## red
Design Module_Wrapper, start of the top module:
module Module_Wrapper (
    input logic ACLK,
    input logic ARESETN,
    input  logic [31:0] AWADDR,
    input  logic AWVALID,
    output logic AWREADY,
    input  logic [31:0] WDATA,
    input  logic WVALID,
    output logic WREADY,
    output logic [1:0] BRESP,
    output logic BVALID,
    input  logic BREADY,
    output logic [1:0] SS,
    output logic MOSI,
    output logic SCLK,
    input  logic MISO
);
For scale: about 900 flip-flops, ~79 I/O pins.
export LEC_CHECK = 0
export CAP_MARGIN = 20
export CELL_PAD_IN_SITES_GLOBAL_PLACEMENT = 3
export CORE_MARGIN = 2
export CORE_UTILIZATION = 40
export CTS_CLUSTER_SIZE = 27
export GPL_TIMING_DRIVEN = 0
export HOLD_SLACK_MARGIN = 0.08
export MAX_ROUTING_LAYER = met4
export MIN_ROUTING_LAYER = met2
export PLACE_DENSITY_LB_ADDON = 0.01
export SETUP_SLACK_MARGIN = 0.22
export SLEW_MARGIN = 20
create_clock -name core_clock -period 2.54 [get_ports {ACLK}]
run.sh (not shown) runs the stock make flow with config.mk's settings and CLKGATE_MAP_FILE=.
red completed end to end; final checks failed (negative setup slack).
Changes in blue relative to red:
==> flow/config.mk <==
export PLATFORM = sky130hd
export DESIGN_NAME = Module_Wrapper
export DESIGN_NICKNAME = Module_Wrapper
export VERILOG_FILES = /design/flow/design.v
export SDC_FILE = /design/flow/constraint.sdc
export NUM_CORES = 4
export LEC_CHECK = 0
export CAP_MARGIN = 20
export CORE_MARGIN = 2
export CORE_UTILIZATION = 67
export SLEW_MARGIN = 20
==> flow/constraint.sdc <==
create_clock -name core_clock -period 3.29 [get_ports {ACLK}]
set_input_delay 0.6580 -clock core_clock [delete_from_list [all_inputs] [get_ports {ACLK}]]
set_output_delay 0.6580 -clock core_clock [all_outputs]
set_load 0.01 [all_outputs]
## What came out
Compared with red, blue shows a lower overall power consumption.
Going from red to blue, via count saw a decrease, post-route DRC violation count saw little to no change, count of final setup violators saw a decrease.
In the reports for blue and red, the larger power density over cell area belongs to red.
Combined area of the multi-input logic cells shrinks by a few percent when moving from red to blue.
Utilization after layout (blue over red): increase, 27 points
blue: full flow OK, the timing, design-rule and antenna checks passed
Placed wire-length estimate after detailed placement, blue and red: lower on blue
Cmp blue and red / overall chip area / higher: red
flip-flop to flip-flop as the path class of the lowest-slack min-delay path was reported by blue, and primary input to flip-flop by red.
When blue is measured against red, its detailed route wirelength on metal2 turns out 25% lower.
Changes in green relative to blue:
--- a/flow/config.mk
+++ b/flow/config.mk
@@ -10,0 +11 @@
+export SETUP_SLACK_MARGIN = 1.41
==> flow/constraint.sdc <==
create_clock -name core_clock -period 5.16 [get_ports {ACLK}]
set_input_delay 1.0320 -clock core_clock [delete_from_list [all_inputs] [get_ports {ACLK}]]
set_output_delay 1.0320 -clock core_clock [all_outputs]
set_load 0.01 [all_outputs]
[summary]
- Diff blue -> green: wire length went down by 830 um, net switching fraction of the power was more or less identical, critical path data required time went up by 1.50 ns, first-pass GRT wire length went down by 0.49%, floorplan net count was more or less identical.
- For combinational power share, blue and green come out practically identical.
- green ended up with a lower clock-buffer cell count than blue did.
- The worst hold margin of green is higher than that of blue.
- green vs blue, total vias in the final route went down by 0.92%.
Changes in orange relative to green:
--- a/flow/config.mk
+++ b/flow/config.mk
@@ -7,0 +8 @@
+export ABC_AREA = 1
@@ -10,2 +11,2 @@
-export CORE_UTILIZATION = 67
-export SETUP_SLACK_MARGIN = 1.41
+export CORE_UTILIZATION = 70
+export SETUP_SLACK_MARGIN = -0.1
==> flow/constraint.sdc <==
create_clock -name core_clock -period 2.19 [get_ports {ACLK}]
set_input_delay 0.4380 -clock core_clock [delete_from_list [all_inputs] [get_ports {ACLK}]]
set_output_delay 0.4380 -clock core_clock [all_outputs]
set_load 0.01 [all_outputs]
Findings:
[flow] orange | stages: complete | final checks: fail | reason: negative setup slack. Taking green as 1.0, orange lands at 1.2 on count of clock-buffer cells in the layout. Relative to green, post-layout instance area increased by about 4.4% in orange. Delta (orange minus green): buffers inserted during post-CTS setup optimization now larger, register cell area after layout comparable, ratio of total power to cell area now larger, xor and xnor area share after synthesis now smaller, die area now smaller. Of green and orange, the run reporting the higher post-detailed-placement half-perimeter wirelength was orange. Taking green as the reference, in orange chip area from the yosys synthesis statistics picked up an extra about 2.5%; instance tally after logic synthesis picked up an extra 1,064.


Setup of run A:
Module_Wrapper again, from the RTL that the note above started with.
Settings: LEC_CHECK=0, ABC_AREA=1, CAP_MARGIN=20, CORE_MARGIN=2, CORE_UTILIZATION=72, CTS_CLUSTER_DIAMETER=101, CTS_CLUSTER_SIZE=13, PLACE_DENSITY_LB_ADDON=0.1, SETUP_SLACK_MARGIN=1.25, SLEW_MARGIN=20; clock period 4.74 ns.
## Diff of input files: run B against run A
# run A
export LEC_CHECK = 0
export ABC_AREA = 1
export CAP_MARGIN = 20
export CORE_MARGIN = 2
export CORE_UTILIZATION = 72
export CTS_CLUSTER_DIAMETER = 101
export CTS_CLUSTER_SIZE = 13
export PLACE_DENSITY_LB_ADDON = 0.1
export SETUP_SLACK_MARGIN = 1.25
export SLEW_MARGIN = 20
create_clock -name core_clock -period 4.74 [get_ports {ACLK}]
# run B
export LEC_CHECK = 0
export CAP_MARGIN = 20
export CORE_MARGIN = 2
export CORE_UTILIZATION = 29
export SLEW_MARGIN = 20
create_clock -name core_clock -period 3.86 [get_ports {ACLK}]
Notes after the runs:
From run A to run B the numbers moved as follows: clock skew shows an increase of 13 ps; utilization lower. Run B has design area above what run A had. Going from run A to run B, sequential group power increased by about 20% relative to the old numbers; register-to-register slack decreased by 560 ps relative to the old numbers; via density per instance decreased by 24% relative to the old numbers; clock insertion delay at the later pin of the skew report increased by 40 ps relative to the old numbers. Side by side, sequential share of cell area turned out lower in run B than in run A. In the flow results for run B and run A, the pin count of the biggest net entering global routing is larger on run A. Number of detailed-routing iterations run before antenna repair was higher in run B than in run A.
Relative to run B, the following input files were edited for run C:
# run B
export LEC_CHECK = 0
export CAP_MARGIN = 20
export CORE_MARGIN = 2
export CORE_UTILIZATION = 29
export SLEW_MARGIN = 20
create_clock -name core_clock -period 3.86 [get_ports {ACLK}]
# run C
export LEC_CHECK = 0
export ABC_AREA = 1
export CAP_MARGIN = 20
export CORE_MARGIN = 2
export CORE_UTILIZATION = 64
export SLEW_MARGIN = 20
export TNS_END_PERCENT = 15
create_clock -name core_clock -period 4.24 [get_ports {ACLK}]
Findings:
Both conditions hold for run C: the flow ran to the end and the final layout passed the timing, design-rule and antenna checks. Looking at simple-gate share of the synthesized area across run C and run B, the one that comes out lower is run B. Run comparison: run B largest family of logic cells by area multiplexers; run C largest family of logic cells by area simple AND/OR/NAND/NOR gates. Taking run B as the reference, in run C power dissipated by switching net loads went down, transition time of the tightest slew-check pin went up, clock-buffer cell count went up, overall power of the completed layout went down, placeable core area went down.
The following lists how run D was set up differently from run C:
# run C
export LEC_CHECK = 0
export ABC_AREA = 1
export CAP_MARGIN = 20
export CORE_MARGIN = 2
export CORE_UTILIZATION = 64
export SLEW_MARGIN = 20
export TNS_END_PERCENT = 15
create_clock -name core_clock -period 4.24 [get_ports {ACLK}]
# run D
export LEC_CHECK = 0
export ABC_AREA = 1
export CAP_MARGIN = 20
export CORE_MARGIN = 2
export CORE_UTILIZATION = 72
export CTS_CLUSTER_DIAMETER = 101
export SLEW_MARGIN = 20
create_clock -name core_clock -period 4.74 [get_ports {ACLK}]
Findings:
Run D | status: complete | timing, DRC, antenna: pass
Run D reports a higher share of the core filled with cells in the final layout than run C does.
Per the comparison of run D with run C, clock-buffer cell count now sits lower; total global-route track usage rose by 3.4 points.
Wire: run D routes more than run C
The fraction of met3 tracks used by global routing in run D sits 0.64 points above the value recorded for run C.
[compare] base=run C new=run D: sequential power share dropped 0.2 points; final standard cell count with taps included and fillers excluded went down by 94; sequential share of layout area shows an increase of 0.37 points.
In run D relative to run C, design area had gone down slightly.
Diff run D..run C | area taken by flip-flops and latches | unchanged
Power is estimated from default activity; no workload was simulated.
